==> v17 <==
==> flow/design.v (excerpt) <==
module alu(input read,write,dig1,dig2,dig3,dig4,rst,clk,rev,exec,sign, output o1,o2,o3,o4, output [0:6] bcd);
export LEC_CHECK = 0
export ABC_AREA = 0
export CAP_MARGIN = 20
export CELL_PAD_IN_SITES_DETAIL_PLACEMENT = 0
export CORE_ASPECT_RATIO = 0.89
export CORE_MARGIN = 2
export CORE_UTILIZATION = 72
export CTS_CLUSTER_DIAMETER = 338
export CTS_CLUSTER_SIZE = 13
export GPL_TIMING_DRIVEN = 1
export PLACE_DENSITY_LB_ADDON = 0.06
export SETUP_SLACK_MARGIN = 1.33
export SLEW_MARGIN = 30
create_clock -name core_clock -period 4.47 [get_ports {clk}]
run.sh (not shown) runs the stock make flow with config.mk's settings and CLKGATE_MAP_FILE=.
==> v10: changes against v17 <==
==> flow/config.mk (replaced) <==
export PLATFORM = sky130hd
export DESIGN_NAME = alu
export DESIGN_NICKNAME = alu
export VERILOG_FILES = /design/flow/design.v
export SDC_FILE = /design/flow/constraint.sdc
export NUM_CORES = 4
export LEC_CHECK = 0
export ABC_AREA = 1
export CAP_MARGIN = 20
export CORE_MARGIN = 2
export CORE_UTILIZATION = 72
export CTS_CLUSTER_SIZE = 72
export HOLD_SLACK_MARGIN = 0.29
export PLACE_DENSITY_LB_ADDON = 0.06
export SETUP_SLACK_MARGIN = 1.64
export SLEW_MARGIN = 20
==> flow/constraint.sdc (replaced) <==
create_clock -name core_clock -period 5.62 [get_ports {clk}]
set_input_delay 1.1240 -clock core_clock [delete_from_list [all_inputs] [get_ports {clk}]]
set_output_delay 1.1240 -clock core_clock [all_outputs]
set_load 0.01 [all_outputs]
==> results <==
                                                                                                v10                        v17
Run status                                                               complete, but fails checks  aborted with a tool error
Last stage reached                                                                                -       clock tree synthesis
Violated checks                                                                negative setup slack                          -
Synth Seq Share                                                                               0.578                      0.586
Number of instances in the synthesized netlist                                                 5261                       3756
Number of rows in the core area                                                                  96                         90
XOR/XNOR Area Share                                                                          0.0179                     0.0329
Placed cells                                                                                   6138                       5078
Chip area                                                                               72100 sq um                71100 sq um
Post-synthesis cell area                                                                50400 sq um                49700 sq um
Number of distinct standard cells referenced by the synthesized netlist                          57                         95
Share of Yosys cell area claimed by the top area cell type                                    0.549                      0.556
Syn_area_per_cell                                                                        9.57 sq um                 13.2 sq um
Nets in the synthesized netlist                                                                5439                       3934
Die boundary height                                                                          268 um                     252 um
Aoi share                                                                                    0.0853                     0.0805
HPWL Detailed                                                                              85600 um                  106000 um
Simple-gate portion of the synthesized area                                                   0.210                      0.125
Initial cell density of the core                                                              0.731                      0.730
Horizontal die size                                                                          268 um                     282 um
Adder-cell area share of the yosys netlist                                                   0.0481                     0.0492
CORE AREA                                                                               68900 sq um                68000 sq um
Placed inst area                                                                        52400 sq um                55900 sq um

==> exp/yarrow: inputs <==
alu again, from the RTL that the note above started with.
==> flow/design.v (excerpt) <==
module alu(input read,write,dig1,dig2,dig3,dig4,rst,clk,rev,exec,sign, output o1,o2,o3,o4, output [0:6] bcd);
Settings: LEC_CHECK=0, ABC_AREA=0, CAP_MARGIN=20, CORE_ASPECT_RATIO=0.5, CORE_MARGIN=2, CORE_UTILIZATION=72, CTS_CLUSTER_DIAMETER=354, CTS_CLUSTER_SIZE=13, PLACE_DENSITY_LB_ADDON=0.12, SETUP_SLACK_MARGIN=1.34, SLEW_MARGIN=20; clock period 4.6 ns.
==> exp/garnet: changes against exp/yarrow <==
Settings changed: ABC_AREA 0 to 1, CORE_ASPECT_RATIO 0.5 to unset, CTS_CLUSTER_DIAMETER 354 to unset, CTS_CLUSTER_SIZE 13 to 72, HOLD_SLACK_MARGIN set to 0.29, PLACE_DENSITY_LB_ADDON 0.12 to 0.0, SETUP_SLACK_MARGIN 1.34 to 1.64.
==> flow/constraint.sdc (replaced) <==
create_clock -name core_clock -period 5.8 [get_ports {clk}]
set_input_delay 1.1600 -clock core_clock [delete_from_list [all_inputs] [get_ports {clk}]]
set_output_delay 1.1600 -clock core_clock [all_outputs]
set_load 0.01 [all_outputs]
==> notes <==
- exp/yarrow did not get past global routing, error GRT-0232. exp/garnet finished but fails on negative setup slack.
- Synthesized area: exp/garnet is higher than exp/yarrow (1.4%).
- Of exp/garnet and exp/yarrow, exp/garnet has the higher synthesized cell count (gap 40%, measured against exp/yarrow).
- Die size: exp/yarrow is lower than exp/garnet (about 1.2%).
==> figures <==
item                                                   exp/yarrow            exp/garnet
Mean area per synthesized cell                         13.2 sq um            9.57 sq um
Die width                                             375 microns           268 microns
Std-Cell Rows                                                  68                    96
Cell Area, Synth                                     49,700 sq um          50,400 sq um
Number of cells in Yosys stat                               3,756                 5,261
FA/HA/MAJ Cells, Area Fraction                              4.92%                 4.81%
Result of the run                          stopped before the end       failed layout checks
Failing step                                       global routing                     -
Reasons for failing layout checks                               -  negative setup slack
Simple share                                                12.5%                 21.0%
Xor and xnor area share after synthesis                     3.29%                 1.79%
Post-cts sizing count                                         278                   117
CTS buffer count                                               86                    99
Post-DP HPWL                                      102,000 microns        85,600 microns
Yosys stat area                                      49,700 sq um          50,400 sq um
Sequential fraction of the synthesis area                   58.6%                 57.8%
Core utilization before placement                           72.4%                 73.1%

==> run E <==
alu again, from the RTL that the note above started with.
Settings: LEC_CHECK=0, CAP_MARGIN=20, CORE_MARGIN=2, CORE_UTILIZATION=70, PLACE_DENSITY_LB_ADDON=0.0, SLEW_MARGIN=20; clock period 5.86 ns.
==> run C (differences from run E) <==
- ABC_AREA: not set -> 1
- CELL_PAD_IN_SITES_DETAIL_PLACEMENT: not set -> 2
- CORE_ASPECT_RATIO: not set -> 0.66
- CORE_MARGIN: 2 -> 3
- CORE_UTILIZATION: 70 -> 40
- CTS_CLUSTER_DIAMETER: not set -> 49
- CTS_CLUSTER_SIZE: not set -> 64
- MAX_ROUTING_LAYER: not set -> met4
- MIN_ROUTING_LAYER: not set -> met1
- PLACE_DENSITY: not set -> 0.53
- PLACE_DENSITY_LB_ADDON: 0.0 -> not set
- TNS_END_PERCENT: not set -> 55
==> flow/constraint.sdc (replaced) <==
create_clock -name core_clock -period 4.49 [get_ports {clk}]
set_input_delay 0.8980 -clock core_clock [delete_from_list [all_inputs] [get_ports {clk}]]
set_output_delay 0.8980 -clock core_clock [all_outputs]
set_load 0.01 [all_outputs]
==> run Z (differences from run E) <==
- ABC_AREA: not set -> 0
- CORE_UTILIZATION: 70 -> 72
- CTS_CLUSTER_SIZE: not set -> 13
- MAX_ROUTING_LAYER: not set -> met4
- PLACE_DENSITY_LB_ADDON: 0.0 -> 0.03
- SETUP_SLACK_MARGIN: not set -> 1.34
==> flow/constraint.sdc (replaced) <==
create_clock -name core_clock -period 4.6 [get_ports {clk}]
set_input_delay 0.9200 -clock core_clock [delete_from_list [all_inputs] [get_ports {clk}]]
set_output_delay 0.9200 -clock core_clock [all_outputs]
set_load 0.01 [all_outputs]
==> run A (differences from run E) <==
- ABC_AREA: not set -> 1
- CAP_MARGIN: 20 -> 40
- CELL_PAD_IN_SITES_DETAIL_PLACEMENT: not set -> 0
- CORE_ASPECT_RATIO: not set -> 0.89
- CORE_UTILIZATION: 70 -> 72
- CTS_CLUSTER_DIAMETER: not set -> 338
- CTS_CLUSTER_SIZE: not set -> 13
- GPL_TIMING_DRIVEN: not set -> 1
- HOLD_SLACK_MARGIN: not set -> 0.3
- PLACE_DENSITY_LB_ADDON: 0.0 -> 0.06
- SETUP_SLACK_MARGIN: not set -> 0.02
- SLEW_MARGIN: 20 -> 30
==> flow/constraint.sdc (replaced) <==
create_clock -name core_clock -period 5.5 [get_ports {clk}]
set_input_delay 1.1000 -clock core_clock [delete_from_list [all_inputs] [get_ports {clk}]]
set_output_delay 1.1000 -clock core_clock [all_outputs]
set_load 0.01 [all_outputs]
==> results <==
Result of the run: run C failed layout checks; run Z aborted with a tool error; run A failed layout checks; run E failed layout checks
Last stage reached: run C -; run Z 5_1_grt; run A -; run E -
Reasons for failing layout checks: run C negative setup slack; run Z -; run A negative setup slack; run E negative setup slack
Launch instance of the worst min-delay path: run C BOOTH.tempB[1]; run Z -; run A BOOTH.tempB[3]; run E BOOTH.tempB[5]
Clock buffer count: run C 115; run Z -; run A 111; run E 118
Post-CTS Resized: run C 248; run Z 342; run A 1; run E 2
Total of max-cap violations: run C 0; run Z -; run A 0; run E 0
Post-layout period usage of the worst path: run C 147%; run Z -; run A 115%; run E 112%
Tool Warnings: run C 112; run Z -; run A 121; run E 113
Portion of the post-synthesis area used by sequential elements: run C 57.8%; run Z 58.6%; run A 57.8%; run E 58.6%
Compound-cell area share of the yosys netlist: run C 8.53%; run Z 8.05%; run A 8.53%; run E 8.05%
Tap cells: run C 1658; run Z -; run A 930; run E 940
Via density: run C 6.62; run Z -; run A 6.21; run E 7.56
Non-Filler Cell Area, Final: run C 60900 um2; run Z -; run A 54800 um2; run E 55300 um2
HPWL Detailed: run C 140000 um; run Z 104000 um; run A 85700 um; run E 94000 um
Weighted congestion at the end of routability-driven global placement: run C 0.980; run Z 0.984; run A 0.970; run E 0.973
Adder-cell share of the synthesized area: run C 4.81%; run Z 4.92%; run A 4.81%; run E 4.92%
Critical Path Start: run C BOOTH.posA[0]; run Z -; run A BOOTH.posA[0]; run E BOOTH.posA[0]

==> 05-15 <==
Starting RTL as in the previous note.
export LEC_CHECK = 0
export ABC_AREA = 1
export CAP_MARGIN = 20
export CELL_PAD_IN_SITES_DETAIL_PLACEMENT = 0
export CORE_ASPECT_RATIO = 0.89
export CORE_MARGIN = 2
export CORE_UTILIZATION = 72
export CTS_CLUSTER_DIAMETER = 338
export CTS_CLUSTER_SIZE = 13
export GPL_TIMING_DRIVEN = 1
export HOLD_SLACK_MARGIN = 0.16
export PLACE_DENSITY_LB_ADDON = 0.06
export SETUP_SLACK_MARGIN = 0.02
export SLEW_MARGIN = 30
create_clock -name core_clock -period 4.47 [get_ports {clk}]
==> inputs of 06-01, as changes to 05-15 <==
==> flow/config.mk (replaced) <==
export PLATFORM = sky130hd
export DESIGN_NAME = alu
export DESIGN_NICKNAME = alu
export VERILOG_FILES = /design/flow/design.v
export SDC_FILE = /design/flow/constraint.sdc
export NUM_CORES = 4
export LEC_CHECK = 0
export CAP_MARGIN = 20
export CORE_MARGIN = 2
export CORE_UTILIZATION = 45
export SLEW_MARGIN = 20
==> flow/constraint.sdc (replaced) <==
create_clock -name core_clock -period 8.04 [get_ports {clk}]
set_input_delay 1.6080 -clock core_clock [delete_from_list [all_inputs] [get_ports {clk}]]
set_output_delay 1.6080 -clock core_clock [all_outputs]
set_load 0.01 [all_outputs]
==> inputs of 06-08, as changes to 05-15 <==
==> flow/config.mk (replaced) <==
export PLATFORM = sky130hd
export DESIGN_NAME = alu
export DESIGN_NICKNAME = alu
export VERILOG_FILES = /design/flow/design.v
export SDC_FILE = /design/flow/constraint.sdc
export NUM_CORES = 4
export LEC_CHECK = 0
export CAP_MARGIN = 20
export CORE_MARGIN = 2
export CORE_UTILIZATION = 40
export GPL_ROUTABILITY_DRIVEN = 0
export GPL_TIMING_DRIVEN = 0
export SLEW_MARGIN = 20
==> flow/constraint.sdc (replaced) <==
create_clock -name core_clock -period 10.0 [get_ports {clk}]
set_input_delay 2.0000 -clock core_clock [delete_from_list [all_inputs] [get_ports {clk}]]
set_output_delay 2.0000 -clock core_clock [all_outputs]
set_load 0.01 [all_outputs]
==> notes <==
- 06-08 ran to the end with no violations. 05-15 produced a layout that fails on setup timing. 06-01 passed the timing, design-rule and antenna checks.
- Between 06-01 and 06-08, the lower global-route usage is in 06-08 (gap 0.68 points).
- The highest first-iteration DRC count belongs to 05-15, the lowest to 06-08.
- Routed wire length: 05-15 > 06-08 > 06-01.
- Against 05-15, the count of clock-buffer cells in the layout of 06-08 is higher by 21.
- The lowest fmax belongs to 06-08, the highest to 05-15.
- Register-to-register slack: 05-15 < 06-01 < 06-08.
==> figures <==
metric                                                                              06-08           06-01                     05-15
Chip width                                                                         356 um          336 um                    284 um
Insertion delay at the late pin of the worst-skew pair                             720 ps          710 ps                    690 ps
Yosys simple share                                                                  12.5%           12.5%                     21.0%
Die height                                                                         356 um          336 um                    254 um
Worst EP required                                                                10580 ps         8610 ps                   5040 ps
Outcome                                                                    finished clean  finished clean  finished with violations
Violated checks                                                                         -               -              setup timing
Total number of vias                                                                32749           31368                     40177
Die Outline Area                                                              0.127 sq mm     0.113 sq mm              0.0721 sq mm
Number of search-and-repair iterations in the first detailed-routing pass               5               7                         7
Wl on met1                                                                        59.4 mm         56.1 mm                   50.9 mm
Share of the yosys chip area belonging to registers                                 58.6%           58.6%                     57.8%
Sw Pwr                                                                            2.95 mW         3.64 mW                   7.60 mW
Combinational group power                                                         1.88 mW         2.19 mW                   6.17 mW
Dpl ws                                                                            2150 ps          146 ps                  -1890 ps
Power is estimated from default activity; no workload was simulated.
